## multiplier
module multiplier (
    output Ready,
    output Valid,
    output [31:0] R,
    input [15:0] X,
    input [15:0] Y,
    input Clk,
    input Rst
);
    wire [31:0] tmpR;
    Mul mul_1 (tmpR, X, Y);
    Outputer o_0 (Ready, Valid, R, tmpR, Clk, Rst);
endmodule
export LEC_CHECK = 0
export ABC_AREA = 1
export CAP_MARGIN = 20
export CORE_ASPECT_RATIO = 0.7
export CORE_MARGIN = 2
export CORE_UTILIZATION = 72
export CTS_CLUSTER_DIAMETER = 305
export CTS_CLUSTER_SIZE = 99
export PLACE_DENSITY = 0.36
export SLEW_MARGIN = 20
create_clock -name core_clock -period 5.66 [get_ports {Clk}]
run.sh (not shown) runs the stock make flow with config.mk's settings and CLKGATE_MAP_FILE=.
The first run did not get past clock tree synthesis (4_1_cts).
Change:
Settings changed: ABC_AREA 1 to default, CORE_ASPECT_RATIO 0.7 to default, CORE_UTILIZATION 72 to 66, CTS_CLUSTER_DIAMETER 305 to default, CTS_CLUSTER_SIZE 99 to default, PLACE_DENSITY 0.36 to default, SETUP_SLACK_MARGIN from default to 2.14.
Clock period 5.66 ns to 8.75 ns, I/O delays scaled along.
Effect: The new run failed in global routing (5_1_grt). Synthesized area is higher by about a fifth. Die size is higher by a quarter to a third. Synthesized cell count is higher by about a fifth.
Change:
Settings changed: ABC_AREA from default to 1, CORE_UTILIZATION 66 to 70, CTS_CLUSTER_DIAMETER from default to 28.
Now the flow failed in clock tree synthesis (4_1_cts) on DPL-0038.
Die size is lower by 21%.
Synthesized cell count drops by 15%.
Area after synthesis falls by about 17%.
Change:
Settings changed: ABC_AREA 1 to default, CORE_UTILIZATION 70 to 65, CTS_CLUSTER_DIAMETER 28 to default, SETUP_SLACK_MARGIN 2.14 to -0.67, TNS_END_PERCENT from default to 40.
Clock period 8.75 ns to 11.1 ns, I/O delays scaled along.
- The new run completed and failed the layout checks on negative setup slack
- area after synthesis came out higher by about a fifth
- die size is higher by a quarter to a third
- synthesized cell count increases by about a fifth

* * *

== lane 1 ==
Starting RTL as in the previous note.
clock: 9.48 ns
lec_check: 0
cap_margin: 20
cell_pad_in_sites_detail_placement: 0
core_aspect_ratio: 1.88
core_margin: 2
core_utilization: 67
cts_cluster_size: 75
hold_slack_margin: -0.01
min_routing_layer: met1
setup_slack_margin: 0.69
slew_margin: 10
tns_end_percent: 5
Lane 1: it failed with a tool error in global routing, so there are no final results.
## Diff of input files: lane 2 against lane 1
# lane 1
export LEC_CHECK = 0
export CAP_MARGIN = 20
export CELL_PAD_IN_SITES_DETAIL_PLACEMENT = 0
export CORE_ASPECT_RATIO = 1.88
export CORE_MARGIN = 2
export CORE_UTILIZATION = 67
export CTS_CLUSTER_SIZE = 75
export HOLD_SLACK_MARGIN = -0.01
export MIN_ROUTING_LAYER = met1
export SETUP_SLACK_MARGIN = 0.69
export SLEW_MARGIN = 10
export TNS_END_PERCENT = 5
create_clock -name core_clock -period 9.48 [get_ports {Clk}]
# lane 2
export LEC_CHECK = 0
export ABC_AREA = 1
export CAP_MARGIN = 20
export CORE_MARGIN = 2
export CORE_UTILIZATION = 69
export SLEW_MARGIN = 20
create_clock -name core_clock -period 8.47 [get_ports {Clk}]
## What came out
Re fraction of registers with async set/reset: no difference whatsoever between lane 1 and lane 2.
None of the runs lane 2 and lane 1 ends with a clean layout.
Lane 1 is listed as incomplete: the tool reported an error in global routing and the run ended there.
Area of the core in lane 2 is 20% below lane 1.
Post-synth design cell area for lane 2 is lower than for lane 1.
In lane 2 the height of the die turned out 61 um lower than in lane 1.
In the reports for lane 2 and lane 1, the larger die footprint belongs to lane 1.
Sort lane 2 and lane 1 by yosys-reported design area after synthesis, descending, and lane 1 comes first.
#### Input delta (lane 3 over lane 2)
# lane 2
export LEC_CHECK = 0
export ABC_AREA = 1
export CAP_MARGIN = 20
export CORE_MARGIN = 2
export CORE_UTILIZATION = 69
export SLEW_MARGIN = 20
create_clock -name core_clock -period 8.47 [get_ports {Clk}]
# lane 3
export LEC_CHECK = 0
export CAP_MARGIN = 20
export CORE_MARGIN = 2
export CORE_UTILIZATION = 31
export SLEW_MARGIN = 20
create_clock -name core_clock -period 12.7 [get_ports {Clk}]
==> comparison <==
- From lane 2 to lane 3 the numbers moved as follows: area of the synthesized netlist per yosys stat grew by 1900 sq um; cell row count went up by 28; vertical die dimension now larger; instance tally after logic synthesis now sits higher.
- Standard cell core area (lane 3 over lane 2): increase, 23000 sq um
- Number of standard cells reported by yosys in lane 3 is 232 higher than in lane 2
- Lane 3 was carried through to the last stage, and its layout satisfied the timing, DRC and antenna checks.
- Die size, lane 2 and lane 3: larger value in lane 3
- Lane 2 has a higher simple-gate share of the synthesized area than lane 3.
### lane 3 -> lane 4
# lane 3
export LEC_CHECK = 0
export CAP_MARGIN = 20
export CORE_MARGIN = 2
export CORE_UTILIZATION = 31
export SLEW_MARGIN = 20
create_clock -name core_clock -period 12.7 [get_ports {Clk}]
# lane 4
export LEC_CHECK = 0
export CAP_MARGIN = 20
export CORE_MARGIN = 2
export CORE_UTILIZATION = 58
export SETUP_SLACK_MARGIN = 1.26
export SLEW_MARGIN = 20
export TNS_END_PERCENT = 40
create_clock -name core_clock -period 7.09 [get_ports {Clk}]
==> comparison <==
Although it ran to completion, lane 4 produced a layout that fails the final checks because of setup timing. Power share of the combinational group, lane 4 and lane 3, higher one = lane 4. From lane 3 to lane 4 the numbers moved as follows: post-layout instance area now larger; aggregate routed wire length now larger.
[inputs] lane 5 vs lane 4
# lane 4
export LEC_CHECK = 0
export CAP_MARGIN = 20
export CORE_MARGIN = 2
export CORE_UTILIZATION = 58
export SETUP_SLACK_MARGIN = 1.26
export SLEW_MARGIN = 20
export TNS_END_PERCENT = 40
create_clock -name core_clock -period 7.09 [get_ports {Clk}]
# lane 5
export LEC_CHECK = 0
export CAP_MARGIN = 20
export CORE_MARGIN = 2
export CORE_UTILIZATION = 40
export GPL_TIMING_DRIVEN = 0
export PLACE_DENSITY_LB_ADDON = 0.01
export SLEW_MARGIN = 20
create_clock -name core_clock -period 13.0 [get_ports {Clk}]
Findings:
- Lane 5: flow complete, layout not clean; failing: setup timing
- Lane 5 vs lane 4 on signed area change from the synthesized netlist to the final layout: lane 5 is the lower one.
- Compared with lane 4, lane 5 improves final clock skew.
- Cmp lane 4 and lane 5 / internal power / lower: lane 5
- Clock buffer count from CTS: lane 5 vs lane 4 identical
- met2 wire length went up by more than 10% going from lane 4 to lane 5.
- On lane 5: pin count of the biggest net entering global routing is 28 lower than what lane 4 gave.
- In lane 5, the pre-CTS worst setup slack came out 1850 ps above the value in lane 4.
- In the final design statistics, lane 5 uses fewer standard cells in total than lane 4.
- Share of total power in combinational logic (lane 5 over lane 4): decrease, 1.3 points
- Between lane 4 and lane 5, cell area is lower for lane 5, lane 4 comes in above that.
No activity file was given, so power comes from the tool's default toggle rates.
